==> v29 <==
==> flow/design.v <==
module pwm_hw(
input clk,      			 
input reset,  			     
input red,                   
input green,                 
input blue,                  
output [19:0] Red_High_HW,   
output [19:0] Red_Low_HW,    
output [19:0] Green_High_HW, 
output [19:0] Green_Low_HW,  
output [19:0] Blue_High_HW,  
output [19:0] Blue_Low_HW    
             );
HW_PWM Red(.clk(clk),.reset(reset),.Colour_input(red),.High_Count(Red_High_HW),.Low_Count(Red_Low_HW));           
HW_PWM Green(.clk(clk),.reset(reset),.Colour_input(green),.High_Count(Green_High_HW), .Low_Count(Green_Low_HW));  
HW_PWM Blue(.clk(clk),.reset(reset),.Colour_input(blue),.High_Count(Blue_High_HW), .Low_Count(Blue_Low_HW));      
endmodule
module HW_PWM(
input clk,                     
input reset,                   
input Colour_input,            
output reg [19:0] High_Count,  
output reg [19:0] Low_Count    
            );
reg PrevPwm;                   
reg [19:0]Count;               
always@(posedge clk)
begin
if (!reset)                    
    begin
	Count<=20'b0;
	High_Count<=20'b0;
	Low_Count<=20'b0;          
	PrevPwm<=1'b0;
	end
else if(Colour_input==1)       
   begin
	if(PrevPwm!=Colour_input)  
		begin
 		Low_Count<=Count;      
		PrevPwm<=1'b1;         
		Count<=20'b0;          
		end
	else
		begin                  
		Count<=Count+1'b1;     
		end
  end
else if(Colour_input==0)       
	begin
	if(PrevPwm!=Colour_input)  
		begin
		High_Count<=Count;     
		PrevPwm<=Colour_input; 
		Count<=20'b0;          
		end
else
     begin                     
     Count<=Count+1'b1;        
     end     
end
end			
endmodule			
==> flow/run.sh <==
#!/bin/bash
# the make line also repeats each setting of config.mk as NAME=value (left out here)
make -C /OpenROAD-flow-scripts/flow DESIGN_CONFIG=/design/flow/config.mk WORK_HOME=/design/flow/orfs CLKGATE_MAP_FILE= finish
==> flow/config.mk <==
export PLATFORM = sky130hd
export DESIGN_NAME = pwm_hw
export DESIGN_NICKNAME = pwm_hw
export VERILOG_FILES = /design/flow/design.v
export SDC_FILE = /design/flow/constraint.sdc
export NUM_CORES = 4
export LEC_CHECK = 0
export ABC_AREA = 1
export CAP_MARGIN = 20
export CORE_MARGIN = 2
export CORE_UTILIZATION = 72
export CTS_CLUSTER_DIAMETER = 268
export CTS_CLUSTER_SIZE = 95
export PLACE_DENSITY = 0.4
export SETUP_SLACK_MARGIN = -0.12
export SLEW_MARGIN = 20
==> flow/constraint.sdc <==
create_clock -name core_clock -period 1.37 [get_ports {clk}]
set_input_delay 0.2740 -clock core_clock [delete_from_list [all_inputs] [get_ports {clk}]]
set_output_delay 0.2740 -clock core_clock [all_outputs]
set_load 0.01 [all_outputs]
==> inputs of v14, as changes to v29 <==
- ABC_AREA: 1 -> default
- CORE_UTILIZATION: 72 -> 68
- CTS_CLUSTER_DIAMETER: 268 -> 25
- CTS_CLUSTER_SIZE: 95 -> 33
- PLACE_DENSITY: 0.4 -> default
- SETUP_SLACK_MARGIN: -0.12 -> 0.46
==> flow/constraint.sdc (replaced) <==
create_clock -name core_clock -period 1.73 [get_ports {clk}]
set_input_delay 0.3460 -clock core_clock [delete_from_list [all_inputs] [get_ports {clk}]]
set_output_delay 0.3460 -clock core_clock [all_outputs]
set_load 0.01 [all_outputs]
==> inputs of v17, as changes to v29 <==
- ABC_AREA: 1 -> default
- CORE_UTILIZATION: 72 -> 40
- CTS_CLUSTER_DIAMETER: 268 -> default
- CTS_CLUSTER_SIZE: 95 -> default
- PLACE_DENSITY: 0.4 -> 0.6
- SETUP_SLACK_MARGIN: -0.12 -> default
==> flow/constraint.sdc (replaced) <==
create_clock -name core_clock -period 1.79 [get_ports {clk}]
set_input_delay 0.3580 -clock core_clock [delete_from_list [all_inputs] [get_ports {clk}]]
set_output_delay 0.3580 -clock core_clock [all_outputs]
set_load 0.01 [all_outputs]
==> inputs of v7, as changes to v29 <==
- ABC_AREA: 1 -> default
- CTS_CLUSTER_DIAMETER: 268 -> 94
- CTS_CLUSTER_SIZE: 95 -> 100
- PLACE_DENSITY: 0.4 -> default
- PLACE_DENSITY_LB_ADDON: default -> 0.05
- SETUP_SLACK_MARGIN: -0.12 -> 0.38
==> flow/constraint.sdc (replaced) <==
create_clock -name core_clock -period 1.32 [get_ports {clk}]
set_input_delay 0.2640 -clock core_clock [delete_from_list [all_inputs] [get_ports {clk}]]
set_output_delay 0.2640 -clock core_clock [all_outputs]
set_load 0.01 [all_outputs]
==> summary of the runs <==
v29 failed in 5_1_grt. v14 aborted during 4_1_cts (DPL-0038). v7 stopped in 3_3_place_gp with FLW-0024. v17 passed the timing, DRC and antenna checks.
Synthesized cell count is the same in v17 and v7.
Die size, lowest first: v29, v7, v14, v17.
Synthesized area is the same in v17 and v14.
